**flow/constraint.sdc**
```tcl
create_clock -name core_clock -period 10.0 [get_ports {clk}]
set_input_delay 2.0000 -clock core_clock [delete_from_list [all_inputs] [get_ports {clk}]]
set_output_delay 2.0000 -clock core_clock [all_outputs]
set_load 0.01 [all_outputs]
```
**flow/run.sh**
```bash
#!/bin/bash
# the make line also repeats each setting of config.mk as NAME=value (left out here)
make -C /OpenROAD-flow-scripts/flow DESIGN_CONFIG=/design/flow/config.mk WORK_HOME=/design/flow/orfs CLKGATE_MAP_FILE= finish
```
**flow/design.v**
```verilog
`timescale 1ns / 1ps
module key_debounce #(  
   parameter	DELAY_TIME = 250_000  
)(
		input wire	clk,		
		input wire  rstn,
		input wire	key_in,		
		output reg 	press_on			
);
reg		key_in_r0;		
reg		key_in_r1;		
reg 		key_in_nedge;		
reg	[$clog2(DELAY_TIME)-1:0]delay_cnt;		
reg		delay_flag;		 
always @(posedge clk or negedge rstn)
begin
    if(rstn == 1'b0) begin
        key_in_r0 <= 1'b0	;	
        key_in_r1 <= 1'b0	;	
    end
    else begin
       key_in_r0 <= key_in;
	   key_in_r1 <= key_in_r0;
    end
end
always @(posedge clk or negedge rstn)
begin
    if(rstn == 1'b0) begin
        key_in_nedge <= 1'b0;               
    end
    else begin
        key_in_nedge <= ~key_in_r0 & key_in_r1;
    end 
end
always @(posedge clk or negedge rstn)
begin
    if(rstn == 1'b0) begin
        delay_cnt  <= 'd0;	
    end
    else begin
        if((delay_flag == 1) && (delay_cnt == DELAY_TIME - 1))
				delay_cnt <= 0;
        else if ((delay_flag == 1) && (delay_cnt < DELAY_TIME - 1))
            delay_cnt <= delay_cnt + 1;
        else  
				delay_cnt <= 0;
    end
end
always @(posedge clk or negedge rstn)
begin
    if(rstn == 1'b0) begin
	 delay_flag <= 1'b0;		 
    end
    else begin
        if(key_in_nedge) begin	 
				delay_flag <= 1'b1;	 
        end
        else if (delay_cnt == DELAY_TIME - 1) begin
            delay_flag <= 1'b0;
        end
        else
            delay_flag <= delay_flag;
    end
end
always @(posedge clk or negedge rstn)
begin
    if(rstn == 1'b0) begin
        press_on <= 1'b0;
    end
    else begin
        if((delay_cnt == DELAY_TIME - 1) && (delay_flag == 1'b1)) begin		 
		    press_on <= 1'b1;
        end
        else begin
            press_on <= 1'b0;
        end
    end
end
endmodule
`timescale 1ns / 1ps
module Display(
    input	wire	clk,   
    input   wire  rstn,
    input	wire	[3:0]  sw_in,  
    input   wire  [2:0]  press_on,
    output	wire	[1:0]  reg_ab, 
    output  wire  [7:0]  led_time,
    output	wire 	[3:0]  seg_data_1, 
	 output	wire 	[3:0]  seg_data_2 
    );
localparam COUNT_1S = 12048;  
localparam Quarter_Time = 60; 	 
localparam Quarter_Time_rest = 10;	 
wire clk1h;
reg [13:0] counter ; 
reg [13:0] Qcounter ;
reg [6:0] scorer_A ; 
reg [6:0] scorer_B ; 
reg [6:0] Quarter_Time_Down ;	 
reg [2:0] Quarter_Time_rest_Down ;  
reg [4:0] AttackT_A ; 
reg [4:0] AttackT_B; 
reg [1:0] reg_ab_reg;
reg [7:0] led_time_reg ;
reg [3:0] seg_data_1_reg;
reg [3:0] seg_data_2_reg;
reg [1:0] DownCNT;	 
reg [6:0] countA_1;	 
reg [6:0] countA_2;	 
reg [6:0] countA_3;	 
reg [6:0] countB_1;	 
reg [6:0] countB_2;	 
reg [6:0] countB_3;	 
always @(posedge clk or negedge rstn)
begin
    if(rstn == 1'b0) begin	 
       led_time_reg <= 8'b0000_0000; 
       Qcounter <= 'd0; 
	    Quarter_Time_Down <= Quarter_Time;	
		 Quarter_Time_rest_Down <= Quarter_Time_rest;
	    DownCNT <= 'd0;
    end
    else begin
        if(Qcounter == COUNT_1S - 1) begin  
            Qcounter <= 'd0;
				if(Quarter_Time_Down == 0) begin        
						if(DownCNT == 2'd3) begin
						   DownCNT <= 2'd3;
							Quarter_Time_Down <=  0;
							Quarter_Time_rest_Down <= 0;
							led_time_reg <= {led_time_reg[5:0],1'b1,1'b1}; 
						end
						else begin
							if(Quarter_Time_rest_Down == 0)begin
								DownCNT <= DownCNT + 1'b1;
								Quarter_Time_Down <=  Quarter_Time;
								Quarter_Time_rest_Down <= Quarter_Time_rest;
								led_time_reg <= {led_time_reg[5:0],1'b1,1'b1}; 
							end
							else begin
								Quarter_Time_rest_Down <= Quarter_Time_rest_Down -1'b1;
							end
						end
				 end
				 else begin
					 Quarter_Time_Down <= Quarter_Time_Down - 1'b1;
				 end
        end
        else begin
           Qcounter <= Qcounter + 1; 
        end 
    end
end 
always @(posedge clk or negedge rstn)
begin
    if(rstn == 1'b0) begin
        scorer_A <= 'd0; 
        scorer_B <= 'd0; 
		  countA_1 <= 'd0;countA_2 <= 'd0;countA_3 <= 'd0;
		  countB_1 <= 'd0;countB_2 <= 'd0;countB_3 <= 'd0;
	 end
    else begin
        case(sw_in[3:1])
            3'b011:begin  
              case(press_on)  
                3'b001: begin
                    scorer_A <= scorer_A + 1;
						  countA_1 <= countA_1 + 1;
                end 
                3'b010: begin
                    scorer_A <= scorer_A + 2;
						  countA_2 <= countA_2 + 1;
                end 
                3'b100: begin
                    scorer_A <= scorer_A + 3;
						  countA_3 <= countA_3 + 1;
					 end
                default:begin
                    scorer_A <= scorer_A; 
                end
              endcase  
            end
            3'b111:begin  
               case(press_on)
                3'b001: begin
                    scorer_B <= scorer_B + 1;
						  countB_1 <= countB_1 + 1;
                end 
                3'b010: begin
                    scorer_B <= scorer_B + 2;
						  countB_2 <= countB_2 + 1;
                end 
                3'b100: begin
                    scorer_B <= scorer_B + 3;
						  countB_3 <= countB_3 + 1;
                end
                default:begin
                    scorer_B <= scorer_B; 
                end
              endcase     
            end			 
            default:begin
                scorer_A <= scorer_A; 
                scorer_B <= scorer_B; 
            end
        endcase
    end
end
always @(posedge clk or negedge rstn)
begin
    if(rstn == 1'b0) begin
        AttackT_A <= 5'd24;
        AttackT_B <= 5'd24;
        counter <=  'd0;
    end
    else begin
        case(sw_in[3:1])
		3'b000:begin    
              if(sw_in[0] == 1'b1) begin 
                    if(counter == COUNT_1S - 1) begin  
                            counter <= 'd0;
									 if(AttackT_A == 0) begin  
                                AttackT_A <= 0 ;
                            end
                            else begin
                               AttackT_A <= AttackT_A - 1'b1;
                            end
                    end
                    else begin
                       counter <= counter + 1;
                    end
             end
             else begin   
                counter <= counter;
             end   
		end
		3'b001:begin  
              if(sw_in[0] == 1'b1) begin  
                    if(counter == COUNT_1S - 1) begin  
                            counter <= 'd0;
                            if(AttackT_B == 0) begin 
                                AttackT_B <= 0 ;
                            end
                            else begin
                               AttackT_B <= AttackT_B - 1'b1;
                            end
                    end
                    else begin
                       counter <= counter + 1;
                    end
             end
             else begin   
                counter <= counter;
             end
		end
		3'b011:begin  
           counter <=  counter;
           AttackT_A <= AttackT_A;
		     AttackT_B <= AttackT_B;
		end
		3'b111:begin  
		     counter <=  counter;
           AttackT_A <= AttackT_A;
		     AttackT_B <= AttackT_B;
		end	
		default:begin
            counter <=  'd0;
            AttackT_A <= 5'd24;
		      AttackT_B <= 5'd24;
	    end
	   endcase
    end
end
always @(posedge clk or negedge rstn)
begin
    if(rstn == 1'b0) begin
		  seg_data_1_reg <= 4'd16; 
        seg_data_2_reg <= 4'd16;
		  reg_ab_reg <= 2'b11;
    end
    else begin
        case(sw_in[3:1])
		3'b000:begin    
            seg_data_2_reg <= AttackT_A%10; 
            seg_data_1_reg <= AttackT_A/10; 
			reg_ab_reg <= 2'b10;
		end
		3'b001:begin  
            seg_data_2_reg <= AttackT_B%10;
            seg_data_1_reg <= AttackT_B/10;
			reg_ab_reg <= 2'b01;
		end
		3'b011:begin  
            seg_data_2_reg <= scorer_A%10;
            seg_data_1_reg <= scorer_A/10;
			reg_ab_reg <= 2'b10;
		end
		3'b111:begin  
				seg_data_2_reg <= scorer_B%10;
				seg_data_1_reg <= scorer_B/10;
		   reg_ab_reg <= 2'b01;
		end			 
		3'b110:begin   
				if(Quarter_Time_Down == 0)begin
					seg_data_2_reg <= Quarter_Time_rest_Down%10;
					seg_data_1_reg <= Quarter_Time_rest_Down/10;end
				else begin
					seg_data_2_reg <= Quarter_Time_Down%10;
					seg_data_1_reg <= Quarter_Time_Down/10;end
		    reg_ab_reg <= 2'b00;
		end
		3'b100:begin   
            if(scorer_A > scorer_B) begin
					seg_data_2_reg <= 4'd10;   
					seg_data_1_reg <= scorer_A-scorer_B;   
					reg_ab_reg <= 2'b10;
			   end
				else if(scorer_A < scorer_B) begin
					seg_data_2_reg <= 4'd11;   
					seg_data_1_reg <= scorer_B-scorer_A;   
					reg_ab_reg <= 2'b01;
			   end 
				else begin	 
					seg_data_2_reg <= 4'd00;  
					seg_data_1_reg <= 4'd00;   
					reg_ab_reg <= 2'b00;
				end
		end
	   3'b010:begin
		case(press_on)	 
				3'b001:begin
					seg_data_2_reg <= countA_1%10;
					seg_data_1_reg <= countA_1/10;end
				3'b010:begin
					seg_data_2_reg <= countA_2%10;
					seg_data_1_reg <= countA_2/10;end
				3'b100:begin
					seg_data_2_reg <= countA_3%10;
					seg_data_1_reg <= countA_3/10;end
				endcase
		end
		3'b101:begin
				case(press_on)
				3'b001:begin
					seg_data_2_reg <= countB_1%10;
					seg_data_1_reg <= countB_1/10;end
				3'b010:begin
					seg_data_2_reg <= countB_2%10;
					seg_data_1_reg <= countB_2/10;end
				3'b100:begin
					seg_data_2_reg <= countB_3%10;
					seg_data_1_reg <= countB_3/10;end
				endcase
		end
		default:begin  
			seg_data_2_reg <= 4'd16;
			seg_data_1_reg <= 4'd16;
			reg_ab_reg <= 2'b11;
	    end
	endcase
    end
end    
assign reg_ab = reg_ab_reg;  
assign led_time = led_time_reg;
assign seg_data_1 = seg_data_1_reg;
assign seg_data_2 = seg_data_2_reg;
endmodule
`timescale 1ns / 1ps
module segment(
    input  [3:0] seg_data_1,
    input  [3:0] seg_data_2,
    output [8:0] seg_led_1,
    output [8:0] seg_led_2
);
function [8:0] seg;
    input [3:0] d;
    begin
        case (d)
            4'd0:  seg = 9'h3f;
            4'd1:  seg = 9'h06;
            4'd2:  seg = 9'h5b;
            4'd3:  seg = 9'h4f;
            4'd4:  seg = 9'h66;
            4'd5:  seg = 9'h6d;
            4'd6:  seg = 9'h7d;
            4'd7:  seg = 9'h07;
            4'd8:  seg = 9'h7f;
            4'd9:  seg = 9'h6f;
            4'd10: seg = 9'h77;  
            4'd11: seg = 9'h7c;  
            4'd12: seg = 9'h39;
            4'd13: seg = 9'h5e;
            4'd14: seg = 9'h79;
            default: seg = 9'h71;
        endcase
    end
endfunction
assign seg_led_1 = seg(seg_data_1);
assign seg_led_2 = seg(seg_data_2);
endmodule
`timescale 1ns / 1ps
module BallCompetition(
    input	wire clk,					 
    input   wire rstn,					 
    input	wire	[3:0]  sw_in,  	 
    input   wire  [2:0]  key_in,		 
    output	wire	[1:0]  reg_ab,  	 
    output  wire  [7:0]  led_time,	 
    output  [8:0]  seg_led_1,			 
	 output  [8:0]  seg_led_2			 
);
	localparam DelayTime = 250;   
   wire [2:0]	press_on;				 
	wire [3:0] seg_data_1;				 
	wire [3:0] seg_data_2;				 
    key_debounce	 
    #(.DELAY_TIME  (DelayTime))  
    key0
    (
		.clk(clk),		            
      .rstn(rstn),
      .key_in(key_in[0]),		
      .press_on(press_on[0])	       
    );
    key_debounce
    #(.DELAY_TIME  (DelayTime))  
    key1
    (
      .clk(clk),		           
      .rstn(rstn),
      .key_in(key_in[1]),		
      .press_on(press_on[1])	       
    );
    key_debounce
    #(.DELAY_TIME  (DelayTime))  
    key2
    (
      .clk(clk),		            
      .rstn(rstn),
      .key_in(key_in[2]),		
      .press_on(press_on[2])	      
    ); 
    Display u_Display(
      .clk(clk),  
      .rstn(rstn),
      .sw_in(sw_in),  
      .press_on(press_on),
      .reg_ab(reg_ab), 
      .led_time(led_time),
      .seg_data_1(seg_data_1),  
      .seg_data_2(seg_data_2)      
    );
    segment u_segment(
   .seg_data_1  (seg_data_1),	
	.seg_data_2  (seg_data_2),		
	.seg_led_1   (seg_led_1),		
	.seg_led_2	 (seg_led_2)
    );
endmodule
```
**flow/config.mk**
```make
export PLATFORM = sky130hd
export DESIGN_NAME = BallCompetition
export DESIGN_NICKNAME = BallCompetition
export VERILOG_FILES = /design/flow/design.v
export SDC_FILE = /design/flow/constraint.sdc
export NUM_CORES = 4
export LEC_CHECK = 0
export ABC_AREA = 1
export CAP_MARGIN = 20
export CORE_ASPECT_RATIO = 1.77
export CORE_MARGIN = 2
export CORE_UTILIZATION = 69
export CTS_CLUSTER_DIAMETER = 280
export CTS_CLUSTER_SIZE = 100
export GPL_ROUTABILITY_DRIVEN = 0
export PLACE_DENSITY_LB_ADDON = 0.29
export SETUP_SLACK_MARGIN = 2.92
export SLEW_MARGIN = 20
export TNS_END_PERCENT = 30
```
==> results of run 1 <==
[per-layer routing]
metal	GRT usage, %	share of wire, %
met1	36.09	34
met5	0	0
met3	5.081	4.9
met2	62.22	53
met4	25.17	8.4
[per-stage QoR]
| step | instances | hold slack (ns) | instance area (um^2) |
|---|---|---|---|
| floorplan | 1524 | 0.3543 | 11210 |
| global placement | 1724 | 0.3576 | 11580 |
| detailed placement | 1724 | 0.3652 | 11580 |
| CTS | 1756 | 0.3781 | 12170 |
| global route | 1758 | 0.3857 | 12210 |
| finish | 1758 | 0.3751 | 12210 |
[layout make-up]
class                      count  area share [%]
sequential                   159           32.71
clock buffer                  18           3.516
timing repair buffer          35           2.840
inverter                     239           7.391
clock inverter                14           1.271
multi-input combinational   1101           50.30
tap                          192           1.968
[what timing repair did]
action | 4_1_cts | 5_1_grt
buffers inserted | 0 | 2
endpoints found under the hold margin | 0 | 0
gates resized | 0 | 8
setup endpoints to repair | 0 | 4
==> flow_summary.json, run 1 <==
{
  "cts_num_sinks": 159,
  "finClkSkew_ns": 0.01037,
  "swShare_pct": 34.58,
  "p_comb_share_pct": 29.5,
  "grt_pass1_vias": 10370,
  "cp.required_ns": 10.36,
  "final_core_util_pct": 76.01,
  "fp.coreArea_um2": 16060,
  "drv_cap": 0,
  "hold_viol": 0,
  "floorplan.core_util_pct": 69.74,
  "synth_area_um2": 11200,
  "yosysWarningCount": 7,
  "post-place-ws_ns": 2.942,
  "enable_flop_cells": 0,
  "setup_tns_ns": 0,
  "areaGrowthSynthToFinish_pct": 8.983,
  "aoi_share_pct": 10.29,
  "grt_max_degree": 93,
  "track_usage_pct": 34.79,
  "mux_area_share_pct": 0.1005,
  "tool_warnings": 51,
  "num-fill-cells": 1161,
  "insertion_delay_ns": 0.44,
  "synthXorXnorAreaFrac_pct": 5.787,
  "h-tree-depth": 4,
  "antenna_found_initial": 0,
  "r2r_setup_slack_ns": 4.81,
  "power.switching_w": 0.0006937,
  "path_depth": 41,
  "top_cell": "nand2_1",
  "crit_buf_inv": 6,
  "seqCellArea_um2": 3993,
  "synthCells": 1521,
  "logic_area_um2": 6140,
  "port_buffers": 32,
  "synth_cell_types": 57,
  "worstReg2RegEnd": "u_Display.seg_data_2_reg[3]",
  "crit_path_end_kind": "flip-flop",
  "drc": 0,
  "critPathCapture": "u_Display.seg_data_2_reg[3]",
  "common_cells": "nand2_1 (362), inv_1 (220), dfrtp_1 (148)",
  "synth_top_area_share_pct": 33.07,
  "avgSynthCellArea_um2": 7.363,
  "comb-power_w": 0.000591,
  "crit_fanout": 14,
  "vias_per_cell": 5.852,
  "fmax_ghz": 0.1536,
  "ys_seq_share_pct": 35.65,
  "wirelength_mm": 28.52,
  "p_int_w": 0.001313,
  "async_flop_share_pct": 100.0,
  "top_area_cell": "dfrtp_1",
  "p_leak_nw": 6.420,
  "grt_pass1_wl_mm": 47.72,
  "worst_slack_ns": 3.489,
  "num_rows": 62,
  "rr_worst_depth": 30,
  "critical-path-top-delay-family": "simple AND/OR/NAND/NOR gates",
  "tightest_slew_ns": 0.9590,
  "yosysChipArea_um2": 11200,
  "seq_power_w": 0.000770,
  "cts_max_path_buffers": 2,
  "hold_depth": 0,
  "cp_slowest_cell": "clkdlybuf4s50_1",
  "top_cells_by_area": "dfrtp_1 (33%), nand2_1 (12%), inv_1 (7.4%), ha_1 (6.6%), nor2_1 (4.9%)",
  "p_seq_share_pct": 38.4,
  "overflow": 0,
  "period_needed_ns": 6.511,
  "clk-power_w": 0.000645,
  "holdCritPathClass": "flip-flop to flip-flop",
  "cts_buffers": 17,
  "logic_family": "simple AND/OR/NAND/NOR gates",
  "antenna_left": 0,
  "die_h_um": 173.5,
  "finalClockPeriodUsage_pct": 65.11,
  "vias": 10290,
  "diodes": 0,
  "critPathArrivalTime_ns": 6.87,
  "hpwl_mm": 21.18,
  "cts_hold_buf": 0,
  "power.group.top": "registers",
  "rsz0062_at_grt": "false",
  "cellPowerDensity_nw_per_um2": 164.4,
  "final_nets": 1625,
  "die_w_um": 99.76,
  "critPathLaunchType": "input pin",
  "critPathKind": "input pin to flip-flop",
  "maxSlewViolCount": 0,
  "io_pins": 37,
  "cts_tree": "done",
  "worstHoldStart": "key1.key_in_r0",
  "cpPeakStageDelay_ns": 0.64,
  "drt_first_pass_iters": 9,
  "synth-main-ff-cell": "dfrtp_1",
  "drtIter0Drc": 807,
  "ir_worst_vdd_mv": 0.1832,
  "clkTransAtPathRegs_ns": 0.06,
  "ys.flops": 159,
  "ys_sh_adder_pct": 7.306,
  "setup_viol": 0,
  "r2r_start": "key1.press_on",
  "relSlewSlack_pct": 35.89,
  "power_w": 0.002006,
  "startpoint": "sw_in[1]",
  "cts-root-buf": "clkbuf_16",
  "routedWlPerCell_um": 16.22,
  "run_status": "complete, no violations",
  "worstHoldEndpoint": "key1.key_in_r1",
  "crit_top_cell": "nand2_1",
  "clkPwrFrac_pct": 32.1,
  "ys_cells": 1521,
  "synth-simple-area-share_pct": 31.00,
  "die-area_um2": 17310
}
==> run 2: changes to the inputs <==
CORE_ASPECT_RATIO = 1.08   (was 1.77)
CORE_UTILIZATION = 72   (was 69)
CTS_CLUSTER_DIAMETER = 28   (was 280)
CTS_CLUSTER_SIZE = 15   (was 100)
GPL_ROUTABILITY_DRIVEN = not set   (was 0)
HOLD_SLACK_MARGIN = -0.1   (was not set)
MAX_ROUTING_LAYER = met5   (was not set)
PLACE_DENSITY_LB_ADDON = 0.28   (was 0.29)
SETUP_SLACK_MARGIN = 1.14   (was 2.92)
clock period = 4.45 ns   (was 10.0 ns; I/O delays follow)
==> flow_summary.json, run 2 <==
{
  "run_status": "failed layout checks",
  "violatedChecks": "max-capacitance violations, max-slew violations, negative setup slack",
  "critPathArrivalTime_ns": 6.17,
  "grt_pass1_vias": 12240,
  "worstHoldStart": "key1.key_in_r0",
  "insertion_delay_ns": 0.46,
  "drt_first_pass_iters": 22,
  "antenna_left": 0,
  "ys.flops": 159,
  "cts_buffers": 17,
  "critPathKind": "input pin to flip-flop",
  "finalClockPeriodUsage_pct": 130.9,
  "synth_cell_types": 57,
  "cp_slowest_cell": "nand3_2",
  "async_flop_share_pct": 100.0,
  "vias_per_cell": 6.884,
  "synth_top_area_share_pct": 33.07,
  "placed_area_um2": 12920,
  "power.group.top": "combinational cells",
  "final_area_um2": 14300,
  "clkTransAtPathRegs_ns": 0.07,
  "holdCritPathClass": "flip-flop to flip-flop",
  "h-tree-depth": 4,
  "r2r_start": "u_Display.Quarter_Time_Down[1]",
  "num_rows": 47,
  "drc": 0,
  "floorplan.core_util_pct": 73.25,
  "cpPeakStageDelay_ns": 0.38,
  "critical-path-top-delay-family": "simple AND/OR/NAND/NOR gates",
  "crit_buf_inv": 6,
  "startpoint": "sw_in[2]",
  "top_cell": "nand2_1",
  "maxSlewViolCount": 3,
  "gp_congestion": 1.010,
  "wirelength_mm": 48.97,
  "grt_max_degree": 110,
  "port_buffers": 32,
  "logic_family": "simple AND/OR/NAND/NOR gates",
  "crit_fanout": 5,
  "die_w_um": 124.0,
  "io_pins": 37,
  "yosysChipArea_um2": 11200,
  "p_seq_share_pct": 32.4,
  "synth_area_um2": 11200,
  "cts_num_sinks": 159,
  "top_cells_by_area": "dfrtp_1 (33%), nand2_1 (12%), inv_1 (7.4%), ha_1 (6.6%), nor2_1 (4.9%)",
  "grt_pass1_wl_mm": 59.95,
  "worstHoldEndpoint": "key1.key_in_r1",
  "setup_viol": 5,
  "areaGrowthSynthToFinish_pct": 27.72,
  "avgSynthCellArea_um2": 7.363,
  "power.switching_w": 0.002262,
  "final_nets": 1828,
  "ir_worst_vdd_mv": 0.4002,
  "worstReg2RegEnd": "u_Display.seg_data_1_reg[0]",
  "comb-power_w": 0.00222,
  "routedWlPerCell_um": 24.88,
  "relSlewSlack_pct": -6.040,
  "cp.required_ns": 4.80,
  "cellPowerDensity_nw_per_um2": 379.7,
  "synthCells": 1521,
  "rsz0062_at_grt": "true",
  "die-area_um2": 16570,
  "antenna_found_initial": 3,
  "r2r_setup_slack_ns": -1.36,
  "synth-main-ff-cell": "dfrtp_1",
  "finClkSkew_ns": 0.01312,
  "drtIter0Drc": 3343,
  "num-fill-cells": 534,
  "ys_cells": 1521,
  "cts_hold_buf": 0,
  "top_area_cell": "dfrtp_1",
  "ys_seq_share_pct": 35.65,
  "tool_warnings": 58,
  "common_cells": "nand2_1 (362), inv_1 (220), dfrtp_1 (148)",
  "cts_tree": "done",
  "rr_worst_depth": 43,
  "yosysWarningCount": 7,
  "path_depth": 39,
  "crit_path_end_kind": "flip-flop",
  "swShare_pct": 41.66,
  "p_comb_share_pct": 40.8,
  "track_usage_pct": 47.23,
  "mux_area_share_pct": 0.1005,
  "cts-root-buf": "clkbuf_16",
  "vias": 13550,
  "drv_cap": 1,
  "fp.coreArea_um2": 15290,
  "p_leak_nw": 7.515,
  "aoi_share_pct": 10.29,
  "die_h_um": 133.6,
  "clk-power_w": 0.00145,
  "crit_top_cell": "nand2_1",
  "overflow": 0,
  "critPathCapture": "u_Display.seg_data_1_reg[0]",
  "dp.cells": 1884,
  "hold_viol": 0,
  "hold_depth": 0,
  "critPathLaunchType": "input pin",
  "seq_power_w": 0.00176,
  "cts_max_path_buffers": 2,
  "p_int_w": 0.003169,
  "enable_flop_cells": 0,
  "ys_sh_adder_pct": 7.306,
  "synthXorXnorAreaFrac_pct": 5.787,
  "hpwl_mm": 23.90,
  "period_needed_ns": 5.826,
  "final-instance-count-excl-fill": 1968,
  "worst_slack_ns": -1.376,
  "tightest_slew_ns": 1.574,
  "clkPwrFrac_pct": 26.8,
  "fmax_ghz": 0.1716,
  "synth-simple-area-share_pct": 31.00
}
[run 2: repair_timing]
item                                    4_1_cts  5_1_grt
gates cloned                                  2        0
endpoints found under the hold margin         0        0
resized                                      64       71
endpoints found under the setup margin        9       13
buffers inserted                             37       10
pin swaps                                    47       52
[run 2: per-layer routing]
metal / global-route usage [%] / wire, um / vias to the layer above
met5: 2.188 / 534 / -
met4: 31.59 / 5737 / 22
met3: 18.45 / 7686 / 646
met2: 76.43 / 20180 / 1484
met1: 50.36 / 14830 / 6046
li1: - / - / 5349
[run 2: area by class of cell]
class,instances,area [um^2],area share [%]
timing repair buffer,236,1953,13.65
tap,196,245.2,1.714
antenna,3,7.507,0.05248
clock buffer,19,452.9,3.167
inverter,239,920.9,6.438
multi-input combinational,1103,6611,46.22
clock inverter,13,120.1,0.8397
sequential,159,3993,27.91
[run 2: through the flow]
step           util, %  hold WS (ns)  power (W)  setup TNS, ns  setup slack [ns]
2_1_floorplan        -        0.3543   0.002709              0            0.1590
3_3_place_gp     84.48        0.3655   0.003190         -4.362           -0.9849
3_5_place_dp     84.48        0.3726   0.003295         -4.567            -1.023
4_1_cts          91.25        0.3913   0.004815              0            0.1564
5_1_grt          93.54        0.3961   0.005655         -7.433            -1.656
6_report         93.55        0.3913   0.005431         -4.715            -1.376
==> run 3: changes to the inputs <==
ABC_AREA = 0   (was 1)
CTS_CLUSTER_DIAMETER = 86   (was 28)
CTS_CLUSTER_SIZE = 13   (was 15)
HOLD_SLACK_MARGIN = not set   (was -0.1)
PLACE_DENSITY_LB_ADDON = not set   (was 0.28)
SETUP_SLACK_MARGIN = 0.71   (was 1.14)
clock period = 3.11 ns   (was 4.45 ns; I/O delays follow)
==> flow_summary.json, run 3 <==
{
  "port_buffers": 32,
  "synth-simple-area-share_pct": 22.44,
  "synthXorXnorAreaFrac_pct": 6.283,
  "yosysWarningCount": 7,
  "synth-main-ff-cell": "dfrtp_1",
  "top_cells_by_area": "dfrtp_1 (34%), ha_1 (6.7%), nor2_1 (4.3%), nand2_1 (3.9%), xnor2_1 (3.9%)",
  "lastStage": "clock tree synthesis",
  "gp_congestion": 1.200,
  "top_cell": "dfrtp_1",
  "dp.cells": 1747,
  "ys_sh_adder_pct": 7.430,
  "ys.flops": 159,
  "num_rows": 46,
  "synthCells": 1266,
  "die_w_um": 123.0,
  "die_h_um": 132.5,
  "common_cells": "dfrtp_1 (148), nor2_1 (127), nand2_1 (115)",
  "ys_seq_share_pct": 36.25,
  "synth_area_um2": 11010,
  "synth_top_area_share_pct": 33.63,
  "aoi_share_pct": 19.96,
  "logic_family": "simple AND/OR/NAND/NOR gates",
  "avgSynthCellArea_um2": 8.699,
  "ys_cells": 1266,
  "io_pins": 37,
  "enable_flop_cells": 0,
  "synth_cell_types": 94,
  "floorplan.core_util_pct": 74.17,
  "mux_area_share_pct": 3.102,
  "stop_error": "[ERROR DPL-0038] Utilization greater than 100%, impossible to legalize",
  "top_area_cell": "dfrtp_1",
  "post-place-ws_ns": -2.469,
  "die-area_um2": 16300,
  "fp.coreArea_um2": 14850,
  "run_status": "did not finish",
  "yosysChipArea_um2": 11010,
  "async_flop_share_pct": 100.0,
  "hpwl_mm": 30.02
}
## run 3: metrics by stage
step	TNS, ns	area [um^2]
after detailed placement	-14.12	13750
after global placement	-12.99	13750
after floorplan	-9.272	11160
==> run 4: changes to the inputs <==
ABC_AREA = 1   (was 0)
CORE_ASPECT_RATIO = not set   (was 1.08)
CORE_UTILIZATION = 66   (was 72)
CTS_CLUSTER_DIAMETER = 197   (was 86)
CTS_CLUSTER_SIZE = not set   (was 13)
MAX_ROUTING_LAYER = not set   (was met5)
SETUP_SLACK_MARGIN = not set   (was 0.71)
TNS_END_PERCENT = not set   (was 30)
clock period = 5.72 ns   (was 3.11 ns; I/O delays follow)
==> flow_summary.json, run 4 <==
{
  "drt_first_pass_iters": 6,
  "hold_viol": 0,
  "hold_depth": 0,
  "port_buffers": 32,
  "power.switching_w": 0.001276,
  "worst_hold_slack_ns": 0.3768,
  "cp_slowest_cell": "clkdlybuf4s50_1",
  "avgSynthCellArea_um2": 7.363,
  "cts-root-buf": "clkbuf_16",
  "hpwl_mm": 20.88,
  "crit_top_cell": "nand2_1",
  "floorplan.core_util_pct": 67.53,
  "relSlewSlack_pct": 38.61,
  "clkPwrFrac_pct": 33.6,
  "period_needed_ns": 5.277,
  "die_h_um": 134.3,
  "cts_hold_buf": 0,
  "fp.coreArea_um2": 16580,
  "cp.required_ns": 6.08,
  "holdCritPathClass": "flip-flop to flip-flop",
  "synthXorXnorAreaFrac_pct": 5.787,
  "tightest_slew_ns": 0.9209,
  "vias_per_cell": 5.579,
  "startpoint": "sw_in[2]",
  "top_cell": "nand2_1",
  "gp_congestion": 0.9717,
  "run_status": "complete, no violations",
  "setup_viol": 0,
  "grt_pass1_wl_mm": 45.46,
  "track_usage_pct": 31.37,
  "async_flop_share_pct": 100.0,
  "final-instance-count-excl-fill": 1815,
  "synth-main-ff-cell": "dfrtp_1",
  "logic_family": "simple AND/OR/NAND/NOR gates",
  "swShare_pct": 35.32,
  "wirelength_mm": 27.38,
  "crit_fanout": 11,
  "finalClockPeriodUsage_pct": 92.26,
  "critPathCapture": "u_Display.seg_data_2_reg[3]",
  "top_cells_by_area": "dfrtp_1 (33%), nand2_1 (12%), inv_1 (7.4%), ha_1 (6.6%), nor2_1 (4.9%)",
  "seq_power_w": 0.00135,
  "drv_cap": 0,
  "grt_max_degree": 118,
  "critPathLaunchType": "input pin",
  "worst_slack_ns": 0.4427,
  "ir_worst_vdd_mv": 0.3351,
  "critPathArrivalTime_ns": 5.63,
  "cts_tree": "done",
  "synth_top_area_share_pct": 33.07,
  "tool_warnings": 55,
  "aoi_share_pct": 10.29,
  "power.group.top": "registers",
  "insertion_delay_ns": 0.43,
  "clkTransAtPathRegs_ns": 0.07,
  "worstHoldEndpoint": "key0.key_in_r1",
  "yosysWarningCount": 7,
  "p_leak_nw": 6.579,
  "post-place-ws_ns": -0.03908,
  "synth_cell_types": 57,
  "critical-path-top-delay-family": "simple AND/OR/NAND/NOR gates",
  "drtIter0Drc": 850,
  "mux_area_share_pct": 0.1005,
  "final_nets": 1654,
  "synth_area_um2": 11200,
  "common_cells": "nand2_1 (362), inv_1 (220), dfrtp_1 (148)",
  "antenna_found_initial": 0,
  "ys.flops": 159,
  "routedWlPerCell_um": 15.09,
  "yosysChipArea_um2": 11200,
  "worstReg2RegEnd": "u_Display.seg_data_2_reg[3]",
  "comb-power_w": 0.00105,
  "antenna_left": 0,
  "synth-simple-area-share_pct": 31.00,
  "rr_worst_depth": 40,
  "path_depth": 38,
  "ys_sh_adder_pct": 7.306,
  "enable_flop_cells": 0,
  "ys_cells": 1521,
  "r2r_start": "u_Display.Quarter_Time_Down[0]",
  "io_pins": 37,
  "synthCells": 1521,
  "p_comb_share_pct": 29.1,
  "maxSlewViolCount": 0,
  "overflow": 0,
  "finClkSkew_ns": 0.01184,
  "critPathKind": "input pin to flip-flop",
  "cts_num_sinks": 159,
  "cts_buffers": 17,
  "num_rows": 47,
  "p_int_w": 0.002337,
  "crit_path_end_kind": "flip-flop",
  "cpPeakStageDelay_ns": 0.50,
  "diodes": 0,
  "r2r_setup_slack_ns": 0.92,
  "rsz0062_at_grt": "false",
  "die_w_um": 134.3,
  "crit_buf_inv": 6,
  "ys_seq_share_pct": 35.65,
  "areaGrowthSynthToFinish_pct": 11.66,
  "worstHoldStart": "key0.key_in_r0",
  "p_seq_share_pct": 37.3,
  "fmax_ghz": 0.1895,
  "h-tree-depth": 4,
  "clk-power_w": 0.00121,
  "grt_pass1_vias": 9658,
  "dp.cells": 1783,
  "drc": 0,
  "top_area_cell": "dfrtp_1",
  "cellPowerDensity_nw_per_um2": 289.0,
  "die-area_um2": 18030,
  "cts_max_path_buffers": 2,
  "vias": 10130
}
## run 4: layout make-up
type	count	area (um^2)
clock buffers	17	425.4
clock inverters	15	221.5
fillers	1353	4078
inverters	239	902.1
multi-input cells	1101	6120
flip-flops and latches	159	3993
well taps	220	275.3
repair buffers	64	569.3
## run 4: layer usage
metal / track usage [%] / vias to the layer above / part of all wire [%]
met5: 0 / - / 0
met4: 10.76 / 0 / 2.9
met3: 5.442 / 65 / 5.6
met2: 54.00 / 344 / 48
met1: 40.11 / 4721 / 43
li1: - / 4996 / -
## run 4: through the flow
| step | area, um^2 | TNS (ns) | utilization, % | power (W) |
|---|---|---|---|---|
| 2_1_floorplan | 11210 | 0 | - | 0.002095 |
| 3_3_place_gp | 11850 | 0 | 71.45 | 0.002372 |
| 3_5_place_dp | 11850 | -0.03908 | 71.45 | 0.002413 |
| 4_1_cts | 12500 | 0 | 75.35 | 0.003625 |
| 5_1_grt | 12510 | 0 | 75.41 | 0.003828 |
| 6_report | 12510 | 0 | 75.41 | 0.003614 |
## run 4: timing repair
item / 4_1_cts / 5_1_grt
resized: 0 / 3
buffers inserted: 0 / 0
setup endpoints to repair: 0 / 2
==> run 5: changes to the inputs <==
CORE_ASPECT_RATIO = 0.96   (was not set)
CORE_UTILIZATION = 72   (was 66)
CTS_CLUSTER_DIAMETER = 183   (was 197)
CTS_CLUSTER_SIZE = 15   (was not set)
MAX_ROUTING_LAYER = met5   (was not set)
PLACE_DENSITY_LB_ADDON = 0.28   (was not set)
SETUP_SLACK_MARGIN = -0.15   (was not set)
TNS_END_PERCENT = 100   (was not set)
clock period = 4.45 ns   (was 5.72 ns; I/O delays follow)
==> flow_summary.json, run 5 <==
{
  "synthCells": 1521,
  "met2_usage_pct": 76.35,
  "cts-root-buf": "clkbuf_16",
  "overflow": 0,
  "tool_warnings": 52,
  "grt_util_met3_pct": 10.10,
  "dp.cells": 1898,
  "synth_area_um2": 11200,
  "ys_seq_share_pct": 35.65,
  "cts_buffers": 17,
  "antenna_found_initial": 0,
  "holdCritPathClass": "flip-flop to flip-flop",
  "fp.coreArea_um2": 15190,
  "synth-main-ff-cell": "dfrtp_1",
  "port_buffers": 32,
  "power.group.top": "combinational cells",
  "die-area_um2": 16570,
  "ys_cells": 1521,
  "hold_depth": 0,
  "routedWlPerCell_um": 20.78,
  "drc": 0,
  "async_flop_share_pct": 100.0,
  "h-tree-depth": 4,
  "r2r_start": "key1.press_on",
  "power.switching_w": 0.002016,
  "diodes": 0,
  "critPathLaunchType": "flip-flop",
  "ys_sh_adder_pct": 7.306,
  "mux_area_share_pct": 0.1005,
  "grt_pass1_wl_mm": 57.77,
  "common_cells": "nand2_1 (362), inv_1 (220), dfrtp_1 (148)",
  "post-place-ws_ns": -0.9287,
  "crit_path_end_kind": "flip-flop",
  "worstHoldEndpoint": "key2.key_in_r1",
  "logic_area_um2": 6439,
  "seq_power_w": 0.00177,
  "placed_area_um2": 12810,
  "comb-power_w": 0.00182,
  "crit_fanout": 8,
  "r2r_setup_slack_ns": -0.30,
  "hold_viol": 0,
  "final_area_um2": 14020,
  "critPathKind": "flip-flop to flip-flop",
  "ys.flops": 159,
  "swShare_pct": 39.03,
  "cp_slowest_cell": "dfrtp_1",
  "finClkSkew_ns": 0.01560,
  "yosysChipArea_um2": 11200,
  "drtIter0Drc": 2098,
  "cts_num_sinks": 159,
  "finalClockPeriodUsage_pct": 106.8,
  "synth_cell_types": 57,
  "cp.required_ns": 4.83,
  "antenna_left": 0,
  "gp_congestion": 1.019,
  "final_nets": 1809,
  "drt_first_pass_iters": 12,
  "startpoint": "key1.press_on",
  "crit_buf_inv": 9,
  "worstReg2RegEnd": "u_Display.seg_data_1_reg[0]",
  "final-instance-count-excl-fill": 1957,
  "p_leak_nw": 7.378,
  "run_status": "failed layout checks",
  "fmax_ghz": 0.2103,
  "top_area_cell": "dfrtp_1",
  "enable_flop_cells": 0,
  "insertion_delay_ns": 0.45,
  "grt_pass1_vias": 11800,
  "top_cells_by_area": "dfrtp_1 (33%), nand2_1 (12%), inv_1 (7.4%), ha_1 (6.6%), nor2_1 (4.9%)",
  "setup_viol": 5,
  "floorplan.core_util_pct": 73.71,
  "clkTransAtPathRegs_ns": 0.08,
  "synthXorXnorAreaFrac_pct": 5.787,
  "num_rows": 44,
  "maxSlewViolCount": 0,
  "p_seq_share_pct": 34.3,
  "violatedChecks": "negative setup slack",
  "use_met1_pct": 49.79,
  "hpwl_mm": 24.60,
  "drv_cap": 0,
  "die_h_um": 126.2,
  "areaGrowthSynthToFinish_pct": 25.23,
  "relSlewSlack_pct": 42.97,
  "avgSynthCellArea_um2": 7.363,
  "ir_worst_vdd_mv": 0.5386,
  "rr_worst_depth": 35,
  "critPathCapture": "u_Display.seg_data_1_reg[0]",
  "track_usage_pct": 43.81,
  "clkPwrFrac_pct": 30.4,
  "busiest_layer": "met2",
  "worst_slack_ns": -0.3040,
  "critical-path-top-delay-family": "simple AND/OR/NAND/NOR gates",
  "synth-simple-area-share_pct": 31.00,
  "yosysWarningCount": 7,
  "io_pins": 37,
  "top_cell": "nand2_1",
  "worstHoldStart": "key2.key_in_r0",
  "logic_family": "simple AND/OR/NAND/NOR gates",
  "tightest_slew_ns": 0.8555,
  "num-fill-cells": 589,
  "period_needed_ns": 4.754,
  "synth_top_area_share_pct": 33.07,
  "path_depth": 35,
  "vias_per_cell": 6.486,
  "cts_max_path_buffers": 2,
  "p_comb_share_pct": 35.2,
  "cts_hold_buf": 0,
  "seqCellArea_um2": 3993,
  "wirelength_mm": 40.67,
  "die_w_um": 131.3,
  "critPathArrivalTime_ns": 5.13,
  "aoi_share_pct": 10.29,
  "cts_tree": "done",
  "p_int_w": 0.003149,
  "grt_max_degree": 93,
  "crit_top_cell": "nand2_2",
  "cellPowerDensity_nw_per_um2": 368.3,
  "cpPeakStageDelay_ns": 0.41,
  "rsz0062_at_grt": "true",
  "vias": 12690,
  "clk-power_w": 0.00157
}
-- run 5: layout make-up --
| cell class | count | share of cell area (%) |
|---|---|---|
| Multi-Input combinational cell | 1101 | 45.91 |
| Sequential cell | 159 | 28.47 |
| Timing Repair Buffer | 219 | 12.72 |
| Inverter | 239 | 6.504 |
| Clock buffer | 17 | 3.033 |
| Tap cell | 207 | 1.847 |
| Clock inverter | 15 | 1.517 |
-- run 5: layer usage --
metal	vias up	routed length, um
met5	-	0
met4	0	3348
met3	417	4543
met2	1222	19160
met1	5757	13620
li1	5298	-
-- run 5: repair_timing --
item | in CTS | in global routing
endpoints found under the setup margin | 5 | 5
gates resized | 15 | 98
endpoints found under the hold margin | 0 | 0
pin swaps | 4 | 50
buffers inserted | 3 | 25
-- run 5: stage by stage --
step / hold slack (ns) / total power [W] / util [%] / setup TNS [ns]
floorplan: 0.3543 / 0.002692 / - / -0.04177
global placement: 0.3579 / 0.003164 / 84.28 / -3.441
detailed placement: 0.3720 / 0.003294 / 84.28 / -4.379
CTS: 0.3894 / 0.004892 / 88.86 / -0.5107
global route: 0.3986 / 0.005362 / 92.30 / -1.825
finish: 0.3923 / 0.005166 / 92.30 / -0.7960
==> run 6: changes to the inputs <==
ABC_AREA = 0   (was 1)
CORE_ASPECT_RATIO = 1.08   (was 0.96)
CTS_CLUSTER_DIAMETER = 86   (was 183)
PLACE_DENSITY_LB_ADDON = not set   (was 0.28)
SETUP_SLACK_MARGIN = -0.23   (was -0.15)
TNS_END_PERCENT = 30   (was 100)
clock period = 2.24 ns   (was 4.45 ns; I/O delays follow)
==> flow_summary.json, run 6 <==
{
  "placed_area_um2": 14310,
  "synth_cell_types": 94,
  "fp.coreArea_um2": 14850,
  "die_w_um": 123.0,
  "gp_congestion": 1.230,
  "ys.flops": 159,
  "lastStage": "clock tree synthesis",
  "dp.cells": 1811,
  "top_area_cell": "dfrtp_1",
  "floorplan.core_util_pct": 74.17,
  "num_rows": 46,
  "top_cell": "dfrtp_1",
  "hpwl_mm": 34.92,
  "die_h_um": 132.5,
  "mux_area_share_pct": 3.102,
  "synth-simple-area-share_pct": 22.44,
  "common_cells": "dfrtp_1 (148), nor2_1 (127), nand2_1 (115)",
  "synth-main-ff-cell": "dfrtp_1",
  "synthXorXnorAreaFrac_pct": 6.283,
  "synth_area_um2": 11010,
  "run_status": "did not finish",
  "avgSynthCellArea_um2": 8.699,
  "io_pins": 37,
  "top_cells_by_area": "dfrtp_1 (34%), ha_1 (6.7%), nor2_1 (4.3%), nand2_1 (3.9%), xnor2_1 (3.9%)",
  "synthCells": 1266,
  "die-area_um2": 16300,
  "yosysWarningCount": 7,
  "enable_flop_cells": 0,
  "ys_sh_adder_pct": 7.430,
  "ys_cells": 1266,
  "stop_error": "[ERROR DPL-0038] Utilization greater than 100%, impossible to legalize",
  "yosysChipArea_um2": 11010,
  "port_buffers": 32,
  "ys_seq_share_pct": 36.25,
  "aoi_share_pct": 19.96,
  "post-place-ws_ns": -3.248,
  "async_flop_share_pct": 100.0,
  "synth_top_area_share_pct": 33.63,
  "logic_family": "simple AND/OR/NAND/NOR gates"
}
==> run 6: metrics by stage <==
step | power [W] | hold WS, ns
after global placement | 0.005650 | 0.3633
after detailed placement | 0.005968 | 0.3805
after floorplan | 0.004756 | 0.1524
==> run 7: changes to the inputs <==
ABC_AREA = 1   (was 0)
CAP_MARGIN = 40   (was 20)
CTS_CLUSTER_DIAMETER = 393   (was 86)
PLACE_DENSITY_LB_ADDON = 0.24   (was not set)
SETUP_SLACK_MARGIN = -0.15   (was -0.23)
clock period = 4.37 ns   (was 2.24 ns; I/O delays follow)
==> flow_summary.json, run 7 <==
{
  "run_status": "failed layout checks",
  "violatedChecks": "negative setup slack",
  "setup_viol": 5,
  "maxSlewViolCount": 0,
  "insertion_delay_ns": 0.44,
  "logic_family": "simple AND/OR/NAND/NOR gates",
  "final_nets": 1809,
  "p_comb_share_pct": 34.3,
  "synth_cell_types": 57,
  "worst_hold_slack_ns": 0.2457,
  "p_seq_share_pct": 35.1,
  "final-instance-count-excl-fill": 1946,
  "power.switching_w": 0.001901,
  "grt_pass1_vias": 11410,
  "tightest_slew_ns": 0.6651,
  "avgSynthCellArea_um2": 7.363,
  "routedWlPerCell_um": 18.95,
  "ys_seq_share_pct": 35.65,
  "die_h_um": 133.6,
  "clkTransAtPathRegs_ns": 0.07,
  "synth-main-ff-cell": "dfrtp_1",
  "crit_fanout": 6,
  "vias": 12160,
  "antenna_left": 0,
  "common_cells": "nand2_1 (362), inv_1 (220), dfrtp_1 (148)",
  "clkPwrFrac_pct": 30.6,
  "grt_pass1_wl_mm": 53.32,
  "critPathLaunchType": "input pin",
  "crit_top_cell": "nand2_1",
  "top_area_cell": "dfrtp_1",
  "cts_hold_buf": 0,
  "yosysChipArea_um2": 11200,
  "crit_path_end_kind": "flip-flop",
  "rsz0062_at_grt": "true",
  "top_cells_by_area": "dfrtp_1 (33%), nand2_1 (12%), inv_1 (7.4%), ha_1 (6.6%), nor2_1 (4.9%)",
  "synth_area_um2": 11200,
  "p_int_w": 0.003169,
  "cellPowerDensity_nw_per_um2": 364.5,
  "cts_max_path_buffers": 2,
  "synthXorXnorAreaFrac_pct": 5.787,
  "aoi_share_pct": 10.29,
  "fmax_ghz": 0.2103,
  "drtIter0Drc": 1398,
  "synth-simple-area-share_pct": 31.00,
  "async_flop_share_pct": 100.0,
  "track_usage_pct": 41.01,
  "cpPeakStageDelay_ns": 0.54,
  "ys_sh_adder_pct": 7.306,
  "post-place-ws_ns": -1.038,
  "cp.required_ns": 4.74,
  "ir_worst_vdd_mv": 0.4096,
  "rr_worst_depth": 31,
  "power.group.top": "registers",
  "areaGrowthSynthToFinish_pct": 24.21,
  "diodes": 0,
  "holdCritPathClass": "input pin to asynchronous set/reset pin",
  "critPathCapture": "u_Display.seg_data_2_reg[2]",
  "yosysWarningCount": 7,
  "port_buffers": 32,
  "die-area_um2": 16570,
  "clk-power_w": 0.00155,
  "finalClockPeriodUsage_pct": 108.8,
  "enable_flop_cells": 0,
  "swShare_pct": 37.49,
  "die_w_um": 124.0,
  "antenna_found_initial": 0,
  "period_needed_ns": 4.754,
  "fp.coreArea_um2": 15290,
  "tool_warnings": 53,
  "cts_buffers": 17,
  "io_pins": 37,
  "comb-power_w": 0.00174,
  "seq_power_w": 0.00178,
  "drt_first_pass_iters": 10,
  "cts-root-buf": "clkbuf_16",
  "critPathKind": "input pin to flip-flop",
  "synthCells": 1521,
  "hold_viol": 0,
  "drv_cap": 0,
  "power_w": 0.005070,
  "ys_cells": 1521,
  "startpoint": "sw_in[1]",
  "cts_tree": "done",
  "hpwl_mm": 23.56,
  "p_leak_nw": 7.375,
  "crit_buf_inv": 8,
  "synth_top_area_share_pct": 33.07,
  "r2r_setup_slack_ns": -0.34,
  "worst_slack_ns": -0.3841,
  "gp_congestion": 1.079,
  "r2r_start": "key0.press_on",
  "grt_max_degree": 96,
  "num_rows": 47,
  "vias_per_cell": 6.249,
  "ys.flops": 159,
  "top_cell": "nand2_1",
  "worstReg2RegEnd": "u_Display.seg_data_2_reg[2]",
  "overflow": 0,
  "h-tree-depth": 4,
  "mux_area_share_pct": 0.1005,
  "finClkSkew_ns": 0.009707,
  "wirelength_mm": 36.87,
  "path_depth": 31,
  "dp.cells": 1894,
  "cp_slowest_cell": "o21ai_0",
  "drc": 0,
  "cts_num_sinks": 159,
  "relSlewSlack_pct": 55.19,
  "critPathArrivalTime_ns": 5.13,
  "critical-path-top-delay-family": "AND-OR/OR-AND gates",
  "floorplan.core_util_pct": 73.25
}
-- run 7: routing by layer --
| layer | vias to the layer above | GRT usage [%] | part of all wire [%] |
|---|---|---|---|
| met4 | 0 | 24.34 | 7.4 |
| met2 | 968 | 70.39 | 48 |
| met5 | - | 0 | 0 |
| li1 | 5300 | - | - |
| met1 | 5595 | 47.27 | 35 |
| met3 | 298 | 7.363 | 9.6 |
-- run 7: what timing repair did --
item | CTS | global route
endpoints found under the setup margin | 5 | 5
gates cloned | 0 | 1
pin swaps | 2 | 47
setup buffers | 5 | 13
gates resized | 16 | 84
-- run 7: through the flow --
stage               TNS, ns  util (%)  instance area [um^2]
global placement     -3.933     84.01                 12840
floorplan           -0.2006         -                 11210
finish               -1.382     90.98                 13910
global route         -2.181     90.98                 13910
detailed placement   -4.725     84.01                 12840
CTS                 -0.4740     88.49                 13530
-- run 7: final cells by class --
cell class | count | area, um^2
Inverter | 239 | 907.1
Tap cell | 196 | 245.2
Clock inverter | 15 | 190.2
Clock buffer | 17 | 425.4
Timing Repair Buffer | 218 | 1782
Multi-Input combinational cell | 1102 | 6369
Sequential cell | 159 | 3993
Fill cell | 677 | 1379
==> run 8: changes to the inputs <==
ABC_AREA = 0   (was 1)
CAP_MARGIN = 20   (was 40)
CTS_CLUSTER_DIAMETER = 86   (was 393)
CTS_CLUSTER_SIZE = 14   (was 15)
PLACE_DENSITY_LB_ADDON = not set   (was 0.24)
SETUP_SLACK_MARGIN = 0.71   (was -0.15)
clock period = 3.08 ns   (was 4.37 ns; I/O delays follow)
==> flow_summary.json, run 8 <==
{
  "run_status": "did not finish",
  "lastStage": "clock tree synthesis",
  "stop_error": "[ERROR DPL-0038] Utilization greater than 100%, impossible to legalize",
  "hpwl_mm": 29.89,
  "synth-simple-area-share_pct": 22.44,
  "port_buffers": 32,
  "yosysChipArea_um2": 11010,
  "floorplan.core_util_pct": 74.17,
  "synthCells": 1266,
  "top_cells_by_area": "dfrtp_1 (34%), ha_1 (6.7%), nor2_1 (4.3%), nand2_1 (3.9%), xnor2_1 (3.9%)",
  "num_rows": 46,
  "ys.flops": 159,
  "avgSynthCellArea_um2": 8.699,
  "async_flop_share_pct": 100.0,
  "mux_area_share_pct": 3.102,
  "synth_top_area_share_pct": 33.63,
  "synth_area_um2": 11010,
  "top_area_cell": "dfrtp_1",
  "die-area_um2": 16300,
  "ys_cells": 1266,
  "top_cell": "dfrtp_1",
  "io_pins": 37,
  "enable_flop_cells": 0,
  "synth_cell_types": 94,
  "post-place-ws_ns": -2.562,
  "yosysWarningCount": 7,
  "placed_area_um2": 13790,
  "aoi_share_pct": 19.96,
  "logic_family": "simple AND/OR/NAND/NOR gates",
  "ys_seq_share_pct": 36.25,
  "fp.coreArea_um2": 14850,
  "synthXorXnorAreaFrac_pct": 6.283,
  "die_h_um": 132.5,
  "synth-main-ff-cell": "dfrtp_1",
  "die_w_um": 123.0,
  "ys_sh_adder_pct": 7.430,
  "common_cells": "dfrtp_1 (148), nor2_1 (127), nand2_1 (115)",
  "gp_congestion": 1.216
}
[run 8: stage by stage]
| stage | utilization [%] | TNS (ns) | instances | power (W) |
|---|---|---|---|---|
| 2_1_floorplan | - | -9.440 | 1269 | 0.003448 |
| 3_3_place_gp | 92.89 | -12.85 | 1750 | 0.004003 |
| 3_5_place_dp | 92.89 | -14.73 | 1750 | 0.004185 |
==> run 9: changes to the inputs <==
ABC_AREA = 1   (was 0)
CAP_MARGIN = 5   (was 20)
CORE_ASPECT_RATIO = not set   (was 1.08)
CORE_UTILIZATION = 71   (was 72)
CTS_CLUSTER_DIAMETER = 213   (was 86)
MAX_ROUTING_LAYER = not set   (was met5)
PLACE_DENSITY_LB_ADDON = 0.27   (was not set)
SETUP_SLACK_MARGIN = not set   (was 0.71)
TNS_END_PERCENT = not set   (was 30)
clock period = 4.37 ns   (was 3.08 ns; I/O delays follow)
==> flow_summary.json, run 9 <==
{
  "run_status": "failed layout checks",
  "violatedChecks": "negative setup slack",
  "critical-path-top-delay-family": "simple AND/OR/NAND/NOR gates",
  "cts-root-buf": "clkbuf_16",
  "comb-power_w": 0.00185,
  "num_rows": 45,
  "grt_pass1_vias": 11090,
  "drt_first_pass_iters": 14,
  "diodes": 0,
  "ys_seq_share_pct": 35.65,
  "crit_fanout": 8,
  "period_needed_ns": 4.826,
  "setup_tns_ns": -1.412,
  "fmax_ghz": 0.2072,
  "crit_top_cell": "nand2_1",
  "power_w": 0.005272,
  "relSlewSlack_pct": 39.63,
  "p_leak_nw": 7.452,
  "cts_buffers": 17,
  "critPathArrivalTime_ns": 5.16,
  "power.switching_w": 0.001952,
  "crit_path_end_kind": "flip-flop",
  "overflow": 0,
  "drv_cap": 0,
  "floorplan.core_util_pct": 73.13,
  "p_seq_share_pct": 34.0,
  "port_buffers": 32,
  "ys_sh_adder_pct": 7.306,
  "wirelength_mm": 40.26,
  "cts_num_sinks": 159,
  "io_pins": 37,
  "tool_warnings": 53,
  "hold_viol": 0,
  "critPathLaunchType": "flip-flop",
  "top_area_cell": "dfrtp_1",
  "cp.required_ns": 4.70,
  "cts_hold_buf": 0,
  "final-instance-count-excl-fill": 1964,
  "rsz0062_at_grt": "true",
  "die_w_um": 129.6,
  "finClkSkew_ns": 0.01349,
  "antenna_left": 0,
  "synth_area_um2": 11200,
  "path_depth": 44,
  "crit_buf_inv": 5,
  "mux_area_share_pct": 0.1005,
  "seq_power_w": 0.00179,
  "synthCells": 1521,
  "drtIter0Drc": 2018,
  "tightest_slew_ns": 0.9056,
  "worstHoldStart": "key1.key_in_r0",
  "cp_slowest_cell": "dfrtp_1",
  "fp.coreArea_um2": 15310,
  "hold_depth": 0,
  "grt_pass1_wl_mm": 53.44,
  "grt_max_degree": 98,
  "power.group.top": "combinational cells",
  "setup_viol": 5,
  "top_cells_by_area": "dfrtp_1 (33%), nand2_1 (12%), inv_1 (7.4%), ha_1 (6.6%), nor2_1 (4.9%)",
  "common_cells": "nand2_1 (362), inv_1 (220), dfrtp_1 (148)",
  "insertion_delay_ns": 0.45,
  "areaGrowthSynthToFinish_pct": 27.65,
  "worst_hold_slack_ns": 0.3863,
  "synth-main-ff-cell": "dfrtp_1",
  "cpPeakStageDelay_ns": 0.42,
  "async_flop_share_pct": 100.0,
  "synth-simple-area-share_pct": 31.00,
  "yosysChipArea_um2": 11200,
  "finalClockPeriodUsage_pct": 110.4,
  "p_comb_share_pct": 35.1,
  "ys.flops": 159,
  "gp_congestion": 1.034,
  "clk-power_w": 0.00163,
  "rr_worst_depth": 44,
  "logic_family": "simple AND/OR/NAND/NOR gates",
  "routedWlPerCell_um": 20.50,
  "maxSlewViolCount": 0,
  "drc": 0,
  "p_int_w": 0.003320,
  "ir_worst_vdd_mv": 0.3566,
  "ys_cells": 1521,
  "r2r_setup_slack_ns": -0.46,
  "num-fill-cells": 571,
  "clkTransAtPathRegs_ns": 0.07,
  "avgSynthCellArea_um2": 7.363,
  "vias_per_cell": 6.449,
  "startpoint": "u_Display.Quarter_Time_Down[0]",
  "clkPwrFrac_pct": 30.9,
  "r2r_start": "u_Display.Quarter_Time_Down[0]",
  "top_cell": "nand2_1",
  "hpwl_mm": 23.23,
  "antenna_found_initial": 0,
  "cts_max_path_buffers": 2,
  "cts_tree": "done",
  "synthXorXnorAreaFrac_pct": 5.787,
  "yosysWarningCount": 7,
  "swShare_pct": 37.02,
  "vias": 12670,
  "critPathKind": "flip-flop to flip-flop",
  "dp.cells": 1899,
  "holdCritPathClass": "flip-flop to flip-flop",
  "enable_flop_cells": 0,
  "worstHoldEndpoint": "key1.key_in_r1",
  "worst_slack_ns": -0.4561,
  "synth_top_area_share_pct": 33.07,
  "synth_cell_types": 57,
  "track_usage_pct": 40.44,
  "cellPowerDensity_nw_per_um2": 368.8,
  "worstReg2RegEnd": "u_Display.seg_data_1_reg[0]",
  "die-area_um2": 16790,
  "h-tree-depth": 4,
  "final_area_um2": 14300,
  "final_nets": 1812,
  "placed_area_um2": 12840,
  "critPathCapture": "u_Display.seg_data_1_reg[0]",
  "die_h_um": 129.6,
  "aoi_share_pct": 10.29
}
==> run 9: layout make-up <==
cell class,count,area (um^2),area share (%)
multi-input combinational,1102,6646,46.49
sequential,159,3993,27.93
tap,211,264.0,1.847
clock buffer,19,442.9,3.098
timing repair buffer,221,1843,12.89
inverter,239,915.9,6.406
clock inverter,13,191.4,1.339
==> run 9: timing repair <==
action / in CTS / in global routing
setup endpoints to repair: 5 / 5
buffers inserted: 4 / 27
cloned: 0 / 2
resized: 36 / 127
pin swaps: 11 / 88
==> run 9: routing by layer <==
layer / wire length [um] / track usage, % / vias up
met3: 4353 / 7.845 / 401
met4: 3607 / 20.94 / 0
met5: 0 / 0 / -
met2: 18730 / 69.73 / 1094
met1: 13580 / 48.16 / 5857
li1: - / - / 5314
==> run 9: stage by stage <==
stage | util, % | setup slack (ns)
floorplan | - | 0.0009233
global placement | 83.84 | -0.8714
detailed placement | 83.84 | -1.052
CTS | 88.72 | 0.005107
global route | 93.35 | -0.7743
finish | 93.35 | -0.4561
==> run 10: changes to the inputs <==
ABC_AREA = 0   (was 1)
CAP_MARGIN = 20   (was 5)
CORE_ASPECT_RATIO = 1.08   (was not set)
CORE_UTILIZATION = 72   (was 71)
CTS_CLUSTER_DIAMETER = 86   (was 213)
CTS_CLUSTER_SIZE = 15   (was 14)
MAX_ROUTING_LAYER = met5   (was not set)
PLACE_DENSITY_LB_ADDON = not set   (was 0.27)
SETUP_SLACK_MARGIN = -0.13   (was not set)
TNS_END_PERCENT = 30   (was not set)
clock period = 2.29 ns   (was 4.37 ns; I/O delays follow)
==> flow_summary.json, run 10 <==
{
  "ys_cells": 1266,
  "mux_area_share_pct": 3.102,
  "logic_family": "simple AND/OR/NAND/NOR gates",
  "stop_error": "[ERROR DPL-0038] Utilization greater than 100%, impossible to legalize",
  "run_status": "did not finish",
  "top_cells_by_area": "dfrtp_1 (34%), ha_1 (6.7%), nor2_1 (4.3%), nand2_1 (3.9%), xnor2_1 (3.9%)",
  "synth_area_um2": 11010,
  "synth_top_area_share_pct": 33.63,
  "ys_sh_adder_pct": 7.430,
  "enable_flop_cells": 0,
  "synth-simple-area-share_pct": 22.44,
  "post-place-ws_ns": -3.141,
  "lastStage": "clock tree synthesis",
  "dp.cells": 1797,
  "aoi_share_pct": 19.96,
  "ys.flops": 159,
  "yosysChipArea_um2": 11010,
  "yosysWarningCount": 7,
  "port_buffers": 32,
  "die_h_um": 132.5,
  "synthCells": 1266,
  "synthXorXnorAreaFrac_pct": 6.283,
  "floorplan.core_util_pct": 74.17,
  "async_flop_share_pct": 100.0,
  "top_area_cell": "dfrtp_1",
  "top_cell": "dfrtp_1",
  "io_pins": 37,
  "ys_seq_share_pct": 36.25,
  "gp_congestion": 1.203,
  "common_cells": "dfrtp_1 (148), nor2_1 (127), nand2_1 (115)",
  "num_rows": 46,
  "avgSynthCellArea_um2": 8.699,
  "die-area_um2": 16300,
  "die_w_um": 123.0,
  "synth-main-ff-cell": "dfrtp_1",
  "hpwl_mm": 33.77,
  "placed_area_um2": 14190,
  "synth_cell_types": 94,
  "fp.coreArea_um2": 14850
}
-- run 10: stage by stage --
stage	util (%)	hold slack (ns)
after floorplan	-	0.1624
after global placement	95.53	0.3650
after detailed placement	95.53	0.3706
==> run 11: changes to the inputs <==
ABC_AREA = 1   (was 0)
CAP_MARGIN = 5   (was 20)
CORE_ASPECT_RATIO = not set   (was 1.08)
CTS_CLUSTER_DIAMETER = 198   (was 86)
CTS_CLUSTER_SIZE = 72   (was 15)
MAX_ROUTING_LAYER = not set   (was met5)
PLACE_DENSITY = 0.36   (was not set)
SETUP_SLACK_MARGIN = 0.27   (was -0.13)
TNS_END_PERCENT = not set   (was 30)
clock period = 4.39 ns   (was 2.29 ns; I/O delays follow)
==> flow_summary.json, run 11 <==
{
  "vias_per_cell": 6.489,
  "die-area_um2": 16570,
  "drt_first_pass_iters": 12,
  "port_buffers": 32,
  "die_h_um": 128.7,
  "critPathArrivalTime_ns": 5.51,
  "worstReg2RegEnd": "u_Display.seg_data_1_reg[0]",
  "rsz0062_at_grt": "true",
  "r2r_start": "u_Display.Quarter_Time_Down[0]",
  "p_comb_share_pct": 36.9,
  "critPathKind": "flip-flop to flip-flop",
  "power.switching_w": 0.002097,
  "cts_buffers": 17,
  "p_seq_share_pct": 33.4,
  "synthCells": 1521,
  "power.group.top": "combinational cells",
  "ir_worst_vdd_mv": 0.4817,
  "r2r_setup_slack_ns": -0.74,
  "worst_slack_ns": -0.7399,
  "synthXorXnorAreaFrac_pct": 5.787,
  "num_rows": 45,
  "crit_fanout": 12,
  "tightest_slew_ns": 0.9599,
  "cts_num_sinks": 159,
  "final_nets": 1803,
  "tool_warnings": 60,
  "finalClockPeriodUsage_pct": 116.9,
  "grt_max_degree": 101,
  "logic_family": "simple AND/OR/NAND/NOR gates",
  "ys_cells": 1521,
  "cp.required_ns": 4.77,
  "antenna_found_initial": 1,
  "startpoint": "u_Display.Quarter_Time_Down[0]",
  "run_status": "failed layout checks",
  "common_cells": "nand2_1 (362), inv_1 (220), dfrtp_1 (148)",
  "critPathLaunchType": "flip-flop",
  "synth-simple-area-share_pct": 31.00,
  "hold_depth": 0,
  "yosysChipArea_um2": 11200,
  "crit_top_cell": "nand2_1",
  "routedWlPerCell_um": 20.78,
  "comb-power_w": 0.00197,
  "overflow": 0,
  "synth-main-ff-cell": "dfrtp_1",
  "ys.flops": 159,
  "setup_viol": 5,
  "ys_sh_adder_pct": 7.306,
  "gp_congestion": 1.045,
  "h-tree-depth": 4,
  "crit_buf_inv": 7,
  "drc": 0,
  "ys_seq_share_pct": 35.65,
  "antenna_left": 0,
  "top_area_cell": "dfrtp_1",
  "synth_area_um2": 11200,
  "areaGrowthSynthToFinish_pct": 25.63,
  "worstHoldStart": "key2.key_in_r0",
  "cp_slowest_cell": "o21ai_0",
  "floorplan.core_util_pct": 73.67,
  "p_leak_nw": 7.394,
  "drv_cap": 0,
  "rr_worst_depth": 40,
  "p_int_w": 0.003257,
  "die_w_um": 128.7,
  "cts_hold_buf": 0,
  "violatedChecks": "negative setup slack",
  "fmax_ghz": 0.1949,
  "avgSynthCellArea_um2": 7.363,
  "clk-power_w": 0.00159,
  "synth_top_area_share_pct": 33.07,
  "worstHoldEndpoint": "key2.key_in_r1",
  "relSlewSlack_pct": 36.01,
  "path_depth": 40,
  "period_needed_ns": 5.130,
  "cts_max_path_buffers": 2,
  "cts-root-buf": "clkbuf_16",
  "maxSlewViolCount": 0,
  "grt_pass1_vias": 11520,
  "mux_area_share_pct": 0.1005,
  "top_cell": "nand2_1",
  "yosysWarningCount": 7,
  "final-instance-count-excl-fill": 1933,
  "crit_path_end_kind": "flip-flop",
  "critical-path-top-delay-family": "simple AND/OR/NAND/NOR gates",
  "hold_viol": 0,
  "wirelength_mm": 40.17,
  "finClkSkew_ns": 0.009963,
  "fp.coreArea_um2": 15200,
  "seq_power_w": 0.00179,
  "io_pins": 37,
  "cellPowerDensity_nw_per_um2": 380.5,
  "cts_tree": "done",
  "enable_flop_cells": 0,
  "clkPwrFrac_pct": 29.7,
  "holdCritPathClass": "flip-flop to flip-flop",
  "worst_hold_slack_ns": 0.3815,
  "critPathCapture": "u_Display.seg_data_1_reg[0]",
  "synth_cell_types": 57,
  "track_usage_pct": 42.30,
  "grt_pass1_wl_mm": 54.83,
  "hpwl_mm": 23.20,
  "insertion_delay_ns": 0.45,
  "aoi_share_pct": 10.29,
  "top_cells_by_area": "dfrtp_1 (33%), nand2_1 (12%), inv_1 (7.4%), ha_1 (6.6%), nor2_1 (4.9%)",
  "final_core_util_pct": 92.55,
  "async_flop_share_pct": 100.0,
  "clkTransAtPathRegs_ns": 0.07,
  "cpPeakStageDelay_ns": 0.62,
  "swShare_pct": 39.17,
  "dp.cells": 1866,
  "vias": 12540,
  "drtIter0Drc": 1978
}
-- run 11: metrics by stage --
stage | cell area [um^2] | setup WS (ns) | total power [W] | TNS, ns
5_1_grt | 14070 | -1.162 | 0.005526 | -2.791
3_5_place_dp | 12890 | -0.8372 | 0.003344 | -3.887
3_3_place_gp | 12890 | -0.7245 | 0.003238 | -3.353
2_1_floorplan | 11400 | 0.1196 | 0.002763 | 0
4_1_cts | 13710 | 0.09990 | 0.005014 | 0
6_report | 14070 | -0.7399 | 0.005354 | -1.582
-- run 11: layer usage --
layer / wire (um) / GRT usage (%)
met1: 13630 / 47.88
met2: 18360 / 72.92
met3: 4581 / 10.15
met4: 3581 / 25.06
met5: 12 / 0
-- run 11: layout make-up --
cell class,instances,area (um^2)
clock buffers,17,425.4
fillers,600,1132
inverters,239,915.9
multi-input cells,1103,6564
diodes,1,2.502
clock inverters,15,193.9
flip-flops and latches,159,3993
well taps,188,235.2
repair buffers,211,1740
-- run 11: what timing repair did --
item,4_1_cts,5_1_grt
pin swaps,29,62
cloned,1,1
hold endpoints to repair,0,0
setup endpoints to repair,5,5
gates resized,40,49
setup buffers,11,21
Power and IR drop assume default switching activity.
